Setup of v16:
Design CLOCK_TOP, start of the top module:
module CLOCK_TOP( 
	   SEG0, SEG1, SEG2, SEG3, SEG4, SEG5, SEG6, SEG7, LED, BUZ_OUT,
	   CLK50M, KEY1, KEY2, KEY3, SW0, SW1, SW2, SW3, SW4, SW5, KNOCK,
	   SENSOR, ROT_A, ROT_B
	   );
Size in the first run: about 89 I/O pins, roughly 0.019 mm2 of cells after synthesis.
clock: 12.3 ns
lec_check: 0
abc_area: 0
cap_margin: 30
cell_pad_in_sites_detail_placement: 2
core_aspect_ratio: 1.86
core_margin: 9
core_utilization: 32
cts_cluster_size: 93
gpl_routability_driven: 0
hold_slack_margin: 0.16
max_routing_layer: met5
min_routing_layer: met1
place_density: 0.39
setup_slack_margin: 0.86
slew_margin: 20
tns_end_percent: 10
run.sh (not shown) runs the stock make flow with config.mk's settings and CLKGATE_MAP_FILE=.
v16 | stages: all done | timing, DRC, antenna: all pass
## Diff of input files: v51 against v16
==> flow/config.mk <==
export PLATFORM = sky130hd
export DESIGN_NAME = CLOCK_TOP
export DESIGN_NICKNAME = CLOCK_TOP
export VERILOG_FILES = /design/flow/design.v
export SDC_FILE = /design/flow/constraint.sdc
export NUM_CORES = 4
export LEC_CHECK = 0
export CAP_MARGIN = 20
export CORE_MARGIN = 2
export CORE_UTILIZATION = 9
export SLEW_MARGIN = 20
==> flow/constraint.sdc <==
create_clock -name core_clock -period 30.1 [get_ports {CLK50M}]
set_input_delay 6.0200 -clock core_clock [delete_from_list [all_inputs] [get_ports {CLK50M}]]
set_output_delay 6.0200 -clock core_clock [all_outputs]
set_load 0.01 [all_outputs]
Area: v51 vs v16 -> v51 larger. Worst path setup slack after routing sits higher in v51 than in v16. v16 → v51: worst reg-to-reg path cell count went down 1, vertical die dimension went up about 32%, final-layout fill cell count went up 17600, power went down 1300 uW, global-route wire length before repair went down about 13%. In v51 relative to v16, clock network power had gone down by more than half. Via count, v51 vs v16: down by a few percent.
## Diff of input files: v49 against v51
--- a/flow/config.mk
+++ b/flow/config.mk
@@ -9,3 +9,5 @@
 export CORE_MARGIN = 2
-export CORE_UTILIZATION = 9
+export CORE_UTILIZATION = 65
+export SETUP_SLACK_MARGIN = 3.28
 export SLEW_MARGIN = 20
+export TNS_END_PERCENT = 5
==> flow/constraint.sdc <==
create_clock -name core_clock -period 16.2 [get_ports {CLK50M}]
set_input_delay 3.2400 -clock core_clock [delete_from_list [all_inputs] [get_ports {CLK50M}]]
set_output_delay 3.2400 -clock core_clock [all_outputs]
set_load 0.01 [all_outputs]
==> results <==
- Relative to v51, v49 improves design area.
- On switching power total, v51 beats v49.
- Setup slack of the critical path after layout (lower): v49
- Between v49 and v51, it is v49 whose global-route wire length before repair is lower, by 14%.
- Taking v51 as the reference, in v49 area growth from synthesis to final layout went down; fraction of power spent switching nets has decreased.
- Against v51, v49 reports a met2 layer usage reported by global route that is higher.
- Die size went down by more than half going from v51 to v49.
Input changes introduced in v14 (baseline for comparison: v49):
--- a/flow/config.mk
+++ b/flow/config.mk
@@ -9,5 +9,4 @@
 export CORE_MARGIN = 2
-export CORE_UTILIZATION = 65
-export SETUP_SLACK_MARGIN = 3.28
+export CORE_UTILIZATION = 40
+export SETUP_SLACK_MARGIN = 1.02
 export SLEW_MARGIN = 20
-export TNS_END_PERCENT = 5
==> flow/constraint.sdc <==
create_clock -name core_clock -period 8.31 [get_ports {CLK50M}]
set_input_delay 1.6620 -clock core_clock [delete_from_list [all_inputs] [get_ports {CLK50M}]]
set_output_delay 1.6620 -clock core_clock [all_outputs]
set_load 0.01 [all_outputs]
Initial standard-cell utilization of the core for v14: 26 points down relative to v49
v49 → v14: via count of the first global-routing pass -246; area of the chip moved up; clock skew held steady.
Compared to v49, v14 shows a narrower setup margin.
NOTE non-clock buffer count v49->v14 increased by a few percent
Where total power is concerned, v49 is better than v14.
v14: via count is 302 lower than what v49 reported.
Looking only at final cell count, and setting everything else aside, the lower value of v49 and v14 goes to v49.
Between v49 and v14, the flow reports internal portion of total power increasing by more than half.
Power and IR drop assume default switching activity.
